main:
## reuleaux
module reuleaux(input logic clk, input logic rst_n, input logic [2:0] colour,
                input logic [7:0] centre_x, input logic [6:0] centre_y, input logic [7:0] diameter,
                input logic start, output logic done,
                output logic [7:0] vga_x, output logic [6:0] vga_y,
                output logic [2:0] vga_colour, output logic vga_plot);
Size in the first run: about 200 flip-flops, ~0.031 mm² of cells after synthesis.
export LEC_CHECK = 0
export ABC_AREA = 1
export CAP_MARGIN = 0
export CELL_PAD_IN_SITES_DETAIL_PLACEMENT = 1
export CELL_PAD_IN_SITES_GLOBAL_PLACEMENT = 2
export CORE_ASPECT_RATIO = 1.52
export CORE_MARGIN = 2
export CORE_UTILIZATION = 51
export CTS_CLUSTER_DIAMETER = 158
export GPL_ROUTABILITY_DRIVEN = 1
export MIN_ROUTING_LAYER = met2
export PLACE_DENSITY_LB_ADDON = 0.11
export SLEW_MARGIN = 20
create_clock -name core_clock -period 34.0 [get_ports {clk}]
run.sh (not shown) runs the stock make flow with config.mk's settings and CLKGATE_MAP_FILE=.
The log for main ends in global placement without I/O with error FLW-0024, so the run never completed.
> inputs changed (main -> the feature branch)
# main
export LEC_CHECK = 0
export ABC_AREA = 1
export CAP_MARGIN = 0
export CELL_PAD_IN_SITES_DETAIL_PLACEMENT = 1
export CELL_PAD_IN_SITES_GLOBAL_PLACEMENT = 2
export CORE_ASPECT_RATIO = 1.52
export CORE_MARGIN = 2
export CORE_UTILIZATION = 51
export CTS_CLUSTER_DIAMETER = 158
export GPL_ROUTABILITY_DRIVEN = 1
export MIN_ROUTING_LAYER = met2
export PLACE_DENSITY_LB_ADDON = 0.11
export SLEW_MARGIN = 20
create_clock -name core_clock -period 34.0 [get_ports {clk}]
# the feature branch
export LEC_CHECK = 0
export ABC_AREA = 1
export CAP_MARGIN = 5
export CORE_ASPECT_RATIO = 0.5
export CORE_MARGIN = 10
export CORE_UTILIZATION = 40
export CTS_CLUSTER_DIAMETER = 324
export CTS_CLUSTER_SIZE = 99
export SETUP_SLACK_MARGIN = -0.55
export SLEW_MARGIN = 20
export TNS_END_PERCENT = 5
create_clock -name core_clock -period 34.0 [get_ports {clk}]
- The feature branch reached the final stage; the timing, design-rule and antenna checks on its layout passed.
- Compared with main, the feature branch shows a lower vertical die size.
- Of the feature branch and main, the lower total core area belongs to main.
- The lower number of rows created at floorplan came out of the feature branch.
- Any difference in number of synthesized register bits between the feature branch and main is small enough to ignore.
- | core utilization before placement | the feature branch vs main | 11 points lower |


Starting RTL as in the previous note.
==> flow/design.v (excerpt) <==
module reuleaux(input logic clk, input logic rst_n, input logic [2:0] colour,
                input logic [7:0] centre_x, input logic [6:0] centre_y, input logic [7:0] diameter,
                input logic start, output logic done,
                output logic [7:0] vga_x, output logic [6:0] vga_y,
                output logic [2:0] vga_colour, output logic vga_plot);
==> flow/config.mk <==
export PLATFORM = sky130hd
export DESIGN_NAME = reuleaux
export DESIGN_NICKNAME = reuleaux
export VERILOG_FILES = /design/flow/design.v
export SDC_FILE = /design/flow/constraint.sdc
export NUM_CORES = 4
export LEC_CHECK = 0
export ABC_AREA = 1
export CAP_MARGIN = 40
export CELL_PAD_IN_SITES_DETAIL_PLACEMENT = 0
export CORE_ASPECT_RATIO = 0.91
export CORE_MARGIN = 7
export CORE_UTILIZATION = 70
export GPL_ROUTABILITY_DRIVEN = 0
export GPL_TIMING_DRIVEN = 0
export HOLD_SLACK_MARGIN = 0.07
export MAX_ROUTING_LAYER = met4
export PLACE_DENSITY_LB_ADDON = 0.16
export SETUP_SLACK_MARGIN = -0.45
export SLEW_MARGIN = 30
export TNS_END_PERCENT = 90
==> flow/constraint.sdc <==
create_clock -name core_clock -period 57.6 [get_ports {clk}]
set_input_delay 11.5200 -clock core_clock [delete_from_list [all_inputs] [get_ports {clk}]]
set_output_delay 11.5200 -clock core_clock [all_outputs]
set_load 0.01 [all_outputs]
Change:
- ABC_AREA: 1 -> not set
- CAP_MARGIN: 40 -> 20
- CELL_PAD_IN_SITES_DETAIL_PLACEMENT: 0 -> not set
- CORE_ASPECT_RATIO: 0.91 -> not set
- CORE_MARGIN: 7 -> 2
- CORE_UTILIZATION: 70 -> 53
- GPL_ROUTABILITY_DRIVEN: 0 -> not set
- GPL_TIMING_DRIVEN: 0 -> not set
- HOLD_SLACK_MARGIN: 0.07 -> not set
- MAX_ROUTING_LAYER: met4 -> not set
- PLACE_DENSITY_LB_ADDON: 0.16 -> not set
- SETUP_SLACK_MARGIN: -0.45 -> not set
- SLEW_MARGIN: 30 -> 20
- TNS_END_PERCENT: 90 -> not set
- clock period: 57.6 -> 17.5 ns (I/O delays scaled with it)
With this change the flow completed, yet does not pass: setup timing. First-iteration DRC count went down by a quarter to a third. Sequential share of layout area went down by 3.0 points. Worst hold slack is better by 17 ps. Via count went down slightly. Clock-buffer cell count is unchanged. Cell count went down by a few percent. Utilization went down by 3.3 points. Final area went up by about a fifth. Critical path depth went down by 34.
Change:
- CORE_UTILIZATION: 53 -> 72
- PLACE_DENSITY_LB_ADDON: not set -> 0.0
- SETUP_SLACK_MARGIN: not set -> 1.45
- clock period: 17.5 -> 4.85 ns (I/O delays scaled with it)
The new run never finished: it broke off in 4_1_cts with DPL-0033. Area after synthesis is unchanged. Synthesized cell count stays the same. Die size goes down by 26%.
Change:
- CORE_UTILIZATION: 72 -> 61
- PLACE_DENSITY_LB_ADDON: 0.0 -> not set
- SETUP_SLACK_MARGIN: 1.45 -> 5.0
- clock period: 4.85 -> 20.3 ns (I/O delays scaled with it)
This time the run finished with setup timing left.
Die area rose by about a fifth.
Synthesized cell count is unchanged.
Area after synthesis does not change.
Change:
- CORE_UTILIZATION: 61 -> 40
- SETUP_SLACK_MARGIN: 5.0 -> not set
- clock period: 20.3 -> 34.0 ns (I/O delays scaled with it)
What happened: The new run ran to the end with no violations. Global-route usage falls by 19 points. Utilization falls by 38 points. Worst setup slack is better by 6400 ps. Count of clock-buffer cells in the layout is unchanged. Final cell count falls by a little under a tenth. Sequential cell count does not change. Final area falls by about a fifth. Non-clock buffer count falls by 748. Die area rises by well over a third. Register-to-register slack is better by 14000 ps.
Change:
- ABC_AREA: not set -> 1
- CELL_PAD_IN_SITES_DETAIL_PLACEMENT: not set -> 2
- CORE_MARGIN: 2 -> 9
- CORE_UTILIZATION: 40 -> 47
- GPL_ROUTABILITY_DRIVEN: not set -> 0
- HOLD_SLACK_MARGIN: not set -> 0.07
- MAX_ROUTING_LAYER: not set -> met4
- SETUP_SLACK_MARGIN: not set -> -0.45
=> Now the flow failed in 3_5_place_dp; die size falls by a few percent; synthesized cell count went up by a quarter to a third; synthesized area goes up by a few percent.


reuleaux again, from the RTL that the note above started with.
Settings: LEC_CHECK=0, ABC_AREA=1, CAP_MARGIN=20, CORE_ASPECT_RATIO=0.92, CORE_MARGIN=8, CORE_UTILIZATION=72, CTS_CLUSTER_DIAMETER=50, CTS_CLUSTER_SIZE=64, MAX_ROUTING_LAYER=met4, PLACE_DENSITY_LB_ADDON=0.02, SETUP_SLACK_MARGIN=5.0, SLEW_MARGIN=20; clock period 25.4 ns.
The first run did not get past 5_1_grt with GRT-0232.
Then changed:
- CORE_ASPECT_RATIO: 0.92 -> default
- CORE_MARGIN: 8 -> 2
- CTS_CLUSTER_DIAMETER: 50 -> default
- CTS_CLUSTER_SIZE: 64 -> default
- MAX_ROUTING_LAYER: met4 -> default
- PLACE_DENSITY_LB_ADDON: 0.02 -> default
- SETUP_SLACK_MARGIN: 5.0 -> default
- clock period: 25.4 -> 35.2 ns (I/O delays scaled with it)
What happened: With this change the flow went through all stages and came out clean; synthesized area is unchanged; die size drops by roughly a tenth; synthesized cell count stays the same.
Then changed:
- CORE_ASPECT_RATIO: default -> 0.51
- PLACE_DENSITY_LB_ADDON: default -> 0.21
- clock period: 35.2 -> 26.6 ns (I/O delays scaled with it)
The changed run never finished: it broke off in 5_1_grt, error ODB-0269. Die area hardly moves. Area after synthesis is unchanged. Synthesized cell count is unchanged.
Then changed:
- ABC_AREA: 1 -> default
- CORE_ASPECT_RATIO: 0.51 -> 1.18
- PLACE_DENSITY: default -> 0.66
- PLACE_DENSITY_LB_ADDON: 0.21 -> default
- SETUP_SLACK_MARGIN: default -> -2.0
- clock period: 26.6 -> 29.0 ns (I/O delays scaled with it)
Outcome: The changed run finished but fails on negative setup slack; die size falls by 3.4%; synthesized area falls by 3.2%; synthesized cell count falls by 21%.
Then changed:
- CORE_ASPECT_RATIO: 1.18 -> 0.5
- CORE_MARGIN: 2 -> 8
- CORE_UTILIZATION: 72 -> 60
- HOLD_SLACK_MARGIN: default -> 0.3
- PLACE_DENSITY: 0.66 -> default
- clock period: 29.0 -> 42.8 ns (I/O delays scaled with it)
The new run finished with timing, DRC and antenna clean.
Worst setup slack improves by 3.7 ns.
Global-route usage shrinks by 14 points.
Sequential share of layout area grows by 1.2 points.
Non-clock buffer count shrinks by 324.
Hold slack is about the same.
Area after synthesis does not change.
Design area shrinks by 7.1%.
Die size grows by 34%.


reuleaux again, from the RTL that the note above started with.
clock: 57.6 ns
lec_check: 0
abc_area: 1
cap_margin: 40
cell_pad_in_sites_detail_placement: 0
core_aspect_ratio: 0.91
core_margin: 7
core_utilization: 70
gpl_routability_driven: 0
gpl_timing_driven: 0
hold_slack_margin: 0.07
max_routing_layer: met4
place_density_lb_addon: 0.25
setup_slack_margin: -0.45
slew_margin: 20
Edit:
Settings changed: CAP_MARGIN 40 to 20, CELL_PAD_IN_SITES_DETAIL_PLACEMENT 0 to default, CORE_ASPECT_RATIO 0.91 to 1.72, CORE_MARGIN 7 to 2, GPL_ROUTABILITY_DRIVEN 0 to default, GPL_TIMING_DRIVEN 0 to default, HOLD_SLACK_MARGIN 0.07 to default, MAX_ROUTING_LAYER met4 to default, PLACE_DENSITY from default to 0.64, PLACE_DENSITY_LB_ADDON 0.25 to default, SETUP_SLACK_MARGIN -0.45 to default, TNS_END_PERCENT from default to 5.
Clock period 57.6 ns to 23.1 ns, I/O delays scaled along.
Outcome: This time the run ended with an error in 5_1_grt. Die area decreases by about 9%. Synthesized cell count does not change. Area after synthesis does not change.
Edit:
Settings changed: ABC_AREA 1 to default, CORE_ASPECT_RATIO 1.72 to default, CORE_UTILIZATION 70 to 40, PLACE_DENSITY 0.64 to default, SETUP_SLACK_MARGIN from default to 5.0, TNS_END_PERCENT 5 to default.
Clock period 23.1 ns to 33.4 ns, I/O delays scaled along.
With this change the flow ran to the end with no violations.
Die area rose by well over a third.
Area after synthesis went down by a few percent.
Synthesized cell count decreases by about a fifth.
Edit:
Settings changed: SETUP_SLACK_MARGIN 5.0 to default.
After rerunning: The changed run completed with no timing, DRC or antenna violations; non-clock buffer count drops by 132; core utilization shrinks by 4.4 points; wire length goes down by 6.2%; worst setup slack got worse by 2.2 ns; hold slack improved by 0.0035 ns; synthesized area is unchanged.
